==> inputs of build 25 <==
==> flow/design.v <==
`timescale 1ns / 1ps
module rotator
    #( 
    parameter DATA_WIDTH    = 12,
    parameter ANGLE_WIDTH   = 16,
    parameter ROTATOR_NUMBER = 1
    )(  
    input                                   clk,
    input                                   rst,
    input  wire signed [DATA_WIDTH:0]       x_i,
    input  wire signed [DATA_WIDTH:0]       y_i,
    input  wire signed [ANGLE_WIDTH:0]      z_i,
    input              [1:0]                quarter_in,
    input  wire        [ANGLE_WIDTH:0]      atan,
    output reg signed  [DATA_WIDTH:0]       x_o,
    output reg signed  [DATA_WIDTH:0]       y_o,
    output reg signed  [ANGLE_WIDTH:0]      z_o,
    output reg         [1:0]                quarter_out
);
wire signed [DATA_WIDTH:0] shifted_x;
wire signed [DATA_WIDTH:0] shifted_y;
assign shifted_x = x_i >>> ROTATOR_NUMBER;
assign shifted_y = y_i >>> ROTATOR_NUMBER;
always@(posedge clk)begin
    if (rst) begin
        x_o <= 0;
        y_o <= 0;
        z_o <= 0;
        quarter_out <=0;
    end else begin
        quarter_out <= quarter_in;
        if (z_i > 0) begin
            x_o <= x_i - shifted_y;
            y_o <= y_i + shifted_x;
            z_o <= z_i - atan;
        end else begin
            x_o <= x_i + shifted_y;
            y_o <= y_i - shifted_x;
            z_o <= z_i + atan;
        end
    end
end
endmodule
`timescale 1ns / 1ps
module cordic#(
    parameter DATA_WIDTH    = 12,
    parameter ANGLE_WIDTH   = 16
    )(
    input                           clk,
    input                           rst,
    input  signed [DATA_WIDTH:0]    x_i,
    input         [1:0]             quarter_in,
    input         [ANGLE_WIDTH-1:0]   theta_i,  
    output signed [DATA_WIDTH:0]    x_o,
    output signed [DATA_WIDTH:0]    y_o,
    output        [1:0]             quarter_out
    );
parameter ROTATORS_COUNT = 16;
genvar i;
wire signed   [DATA_WIDTH:0]  x_wire     [ROTATORS_COUNT:0]; 
wire signed   [DATA_WIDTH:0]  y_wire     [ROTATORS_COUNT:0]; 
wire signed   [ANGLE_WIDTH:0] z_wire     [ROTATORS_COUNT:0]; 
wire          [1:0]           quarter    [ROTATORS_COUNT:0]; 
assign x_wire[0][DATA_WIDTH:0] = x_i[DATA_WIDTH:0];
assign y_wire[0][DATA_WIDTH:0] = 0;
assign z_wire[0][ANGLE_WIDTH:0] = theta_i[ANGLE_WIDTH-1:0];
assign quarter[0][1:0] = quarter_in[1:0];
assign x_o[DATA_WIDTH:0] = x_wire[ROTATORS_COUNT][DATA_WIDTH:0];
assign y_o[DATA_WIDTH:0] = y_wire[ROTATORS_COUNT][DATA_WIDTH:0];
assign quarter_out[1:0] = quarter[ROTATORS_COUNT][1:0];
generate
    for(i=0; i < ROTATORS_COUNT; i = i + 1) begin
        rotator
        #( 
        .DATA_WIDTH    (DATA_WIDTH),
        .ANGLE_WIDTH   (ANGLE_WIDTH),
        .ROTATOR_NUMBER(i)
        ) rotator (  
        .clk        ( clk ),
        .rst        ( rst ),
        .x_i        ( x_wire[i][DATA_WIDTH:0]   ),
        .y_i        ( y_wire[i][DATA_WIDTH:0]   ),
        .z_i        ( z_wire[i][ANGLE_WIDTH:0]  ),
        .quarter_in (quarter[i]                 ),
        .atan       ( tanangle(i)               ),
        .x_o        ( x_wire[i+1][DATA_WIDTH:0] ),
        .y_o        ( y_wire[i+1][DATA_WIDTH:0] ),
        .z_o        ( z_wire[i+1][ANGLE_WIDTH:0]),
        .quarter_out( quarter[i+1]              )
        );
    end
endgenerate
function [ANGLE_WIDTH:0] tanangle;
    input [3:0] i;
begin
    case (i)
    4'b0000: tanangle = 25723;  
    4'b0001: tanangle = 15204;  
    4'b0010: tanangle = 8028;  
    4'b0011: tanangle = 4076;  
    4'b0100: tanangle = 2045;  
    4'b0101: tanangle = 1022;  
    4'b0110: tanangle = 511;  
    4'b0111: tanangle = 256;  
    4'b1000: tanangle = 128;  
    4'b1001: tanangle = 65;  
    4'b1010: tanangle = 32;  
    4'b1011: tanangle = 16;  
    4'b1100: tanangle = 8;  
    4'b1101: tanangle = 4;  
    4'b1110: tanangle = 2;  
    4'b1111: tanangle = 1;  
    endcase
    end
endfunction
endmodule
`timescale 1ns / 1ps
module Sine_wave
    #(
        parameter DATA_WIDTH    = 12,
        parameter ANGLE_WIDTH   = 16
    )(
    input                       clk,
    input                       reset,
    input                       ce,
    input  [DATA_WIDTH:0]       ampl,  
    input  [ANGLE_WIDTH-1:0]    step,  
    output [DATA_WIDTH:0]    sin_wave,
    output [DATA_WIDTH:0]    cos_wave   
);
localparam  MID_LVL = 2 << (DATA_WIDTH-1);
localparam angle_90 = 51315; 
wire signed [DATA_WIDTH:0] Xo_cordic, Yo_cordic;
reg [ANGLE_WIDTH-1:0] angle ;
wire [1:0] quarter;
localparam QUARTER_1 = 0;
localparam QUARTER_2 = 1;
localparam QUARTER_3 = 2;
localparam QUARTER_4 = 3;
reg [2:0] state;
cordic # (
    .DATA_WIDTH    (DATA_WIDTH),
    .ANGLE_WIDTH   (ANGLE_WIDTH)
    ) cordic ( 
    .clk        ( clk), 
    .rst        ( reset      ),
    .x_i        ( ampl       ), 
    .quarter_in ( state      ),
    .theta_i    ( angle      ),
    .x_o        ( Xo_cordic  ), 
    .y_o        ( Yo_cordic  ),
    .quarter_out( quarter    )
);
assign sin_wave = (quarter == QUARTER_1) | (quarter == QUARTER_2) ? MID_LVL + Yo_cordic : MID_LVL -Yo_cordic;
assign cos_wave = (quarter == QUARTER_1) | (quarter == QUARTER_4) ? MID_LVL + Xo_cordic : MID_LVL -Xo_cordic;
always@(posedge clk)begin
    if (!ce) begin
    end else if (reset) begin
        state <= QUARTER_1;
        angle <= 0;
    end else begin
        case (state)
            QUARTER_1: begin
                if (angle < angle_90 - step)
                    angle <= angle + step;
                else begin
                    state <= QUARTER_2;
                end
            end
            QUARTER_2: begin
                if (angle > step)
                    angle <= angle - step;
                else begin
                    state <= QUARTER_3;
                end
            end
            QUARTER_3: begin
                if (angle < angle_90 - step)
                    angle <= angle + step;
                else begin
                    state <= QUARTER_4;
                end
            end
            QUARTER_4: begin
                if (angle > step)
                    angle <= angle - step;
                else begin
                    state <= QUARTER_1;
                end
            end
        endcase
    end
end
endmodule
==> flow/run.sh <==
#!/bin/bash
# the make line also repeats each setting of config.mk as NAME=value (left out here)
make -C /OpenROAD-flow-scripts/flow DESIGN_CONFIG=/design/flow/config.mk WORK_HOME=/design/flow/orfs CLKGATE_MAP_FILE= finish
==> flow/config.mk <==
export PLATFORM = sky130hd
export DESIGN_NAME = Sine_wave
export DESIGN_NICKNAME = Sine_wave
export VERILOG_FILES = /design/flow/design.v
export SDC_FILE = /design/flow/constraint.sdc
export NUM_CORES = 4
export LEC_CHECK = 0
export CAP_MARGIN = 20
export CORE_MARGIN = 2
export CORE_UTILIZATION = 65
export SLEW_MARGIN = 20
==> flow/constraint.sdc <==
create_clock -name core_clock -period 2.34 [get_ports {clk}]
set_input_delay 0.4680 -clock core_clock [delete_from_list [all_inputs] [get_ports {clk}]]
set_output_delay 0.4680 -clock core_clock [all_outputs]
set_load 0.01 [all_outputs]
==> build 80 (differences from build 25) <==
CORE_UTILIZATION = 40   (was 65)
==> flow/constraint.sdc (replaced) <==
create_clock -name core_clock -period 4.32 [get_ports {clk}]
set_input_delay 0.8640 -clock core_clock [delete_from_list [all_inputs] [get_ports {clk}]]
set_output_delay 0.8640 -clock core_clock [all_outputs]
set_load 0.01 [all_outputs]
==> build 84 (differences from build 25) <==
CORE_UTILIZATION = 72   (was 65)
CTS_CLUSTER_DIAMETER = 358   (was not set)
CTS_CLUSTER_SIZE = 32   (was not set)
PLACE_DENSITY = 0.66   (was not set)
==> summary of the runs <==
Build 80 completed with no timing, DRC or antenna violations. Build 25 aborted during 4_1_cts, error DPL-0038. Build 84 aborted during 3_5_place_dp (DPL-0033).
Die area: build 84 is lower than build 80 (about 44%).
In synthesized area, build 84 and build 80 do not differ.
In synthesized cell count, build 25 and build 84 do not differ.
==> figures <==
| metric | build 25 | build 80 | build 84 |
|---|---|---|---|
| Number of placed instances with taps included | 8,380 | 7,367 | - |
| Run status | aborted with a tool error | complete, no violations | aborted with a tool error |
| Last stage reached | 4_1_cts | - | 3_5_place_dp |
| Basic Gates by Area | 19.0% | 19.0% | 19.0% |
| Die Width | 278 µm | 354 µm | 265 µm |
| Final weighted congestion of routability-driven global placement | 0.924 | 0.873 | 0.970 |
| Synthesized flop and latch total | 720 | 720 | 720 |
| Standard-cell row count | 100 | 128 | 95 |
| Cell Area, Synth | 48,900 µm² | 48,900 µm² | 48,900 µm² |
| Total cell area at the placement stage | 67,100 µm² | 51,700 µm² | - |
| Die height | 278 µm | 354 µm | 265 µm |
| Number of nets produced by synthesis | 6,455 | 6,455 | 6,455 |
| Main flop type | sky130_fd_sc_hd__dfxtp_1 | sky130_fd_sc_hd__dfxtp_1 | sky130_fd_sc_hd__dfxtp_1 |
| Place WS | -1.35 ns | -0.0241 ns | - |
| Mux share of post-synthesis cell area | 1.11% | 1.11% | 1.11% |
| Biggest area consumer among synthesized cells | sky130_fd_sc_hd__dfxtp_1 | sky130_fd_sc_hd__dfxtp_1 | sky130_fd_sc_hd__dfxtp_1 |
| DP HPWL | 119,000 µm | 84,000 µm | - |
| Top area contributor share | 28.7% | 28.7% | 28.7% |
| Xor/xnor share | 10.6% | 10.6% | 10.6% |
| FP Core Util | 65.7% | 40.2% | 72.8% |
| Overall die area | 77,500 µm² | 125,000 µm² | 70,000 µm² |
| Core area | 74,400 µm² | 122,000 µm² | 67,200 µm² |
| Avg Inst Size Synth | 8.52 µm² | 8.52 µm² | 8.52 µm² |
| Synth Area in Compound Gates | 18.2% | 18.2% | 18.2% |


==> exp/tundra <==
Starts from the design.v that is shown in full above.
Settings: LEC_CHECK=0, CAP_MARGIN=20, CORE_MARGIN=2, CORE_UTILIZATION=40, HOLD_SLACK_MARGIN=0.3, SETUP_SLACK_MARGIN=0.09, SLEW_MARGIN=20; clock period 5.0 ns.
run.sh (not shown) runs the stock make flow with config.mk's settings and CLKGATE_MAP_FILE=.
==> exp/violet (differences from exp/tundra) <==
- ABC_AREA: default -> 1
- CORE_UTILIZATION: 40 -> 72
- CTS_CLUSTER_DIAMETER: default -> 321
- CTS_CLUSTER_SIZE: default -> 98
- HOLD_SLACK_MARGIN: 0.3 -> default
- PLACE_DENSITY_LB_ADDON: default -> 0.04
- SETUP_SLACK_MARGIN: 0.09 -> -0.25
- TNS_END_PERCENT: default -> 10
==> flow/constraint.sdc (replaced) <==
create_clock -name core_clock -period 2.4 [get_ports {clk}]
set_input_delay 0.4800 -clock core_clock [delete_from_list [all_inputs] [get_ports {clk}]]
set_output_delay 0.4800 -clock core_clock [all_outputs]
set_load 0.01 [all_outputs]
==> run summary <==
Here are the numbers from the latest Yosys + OpenROAD run.

The run stopped with a tool error. By count the netlist is led by sky130_fd_sc_hd__nand2_1 (1396), sky130_fd_sc_hd__nor2_1 (1007), sky130_fd_sc_hd__a21oi_1 (972). The dominant cell by count in the synthesized netlist is sky130_fd_sc_hd__nand2_1. The number of gates given a new drive strength after cts came out at 178.

The overall die size recorded for this design is 72700 um2. The cell-mix breakdown from Yosys lists the simple-gate area share as 24.4%. The sequential share of the synthesized area is 28.7%. The post-place instance area came out at 61400 um2. For reference, the post-synthesis area per instance comes to 6.85 um2. The flow stopped in global routing (5_1_grt).
-- figures above: exp/violet

==> run summary <==
Main metrics from the flow reports.

The flow ran to the end and the layout has no timing, DRC or antenna violations. The share of synthesized cell area in and, or, nand and nor gates is 19.0%. The synthesized area per cell is 8.52 um2. sky130_fd_sc_hd__nor2_1 is the most common cell in the netlist. Ranked by instance count, the synthesized netlist is headed by sky130_fd_sc_hd__nor2_1 (845), sky130_fd_sc_hd__dfxtp_1 (702), sky130_fd_sc_hd__ha_1 (635). The post-synthesis instance area is 48900 um2.
-- figures above: exp/tundra

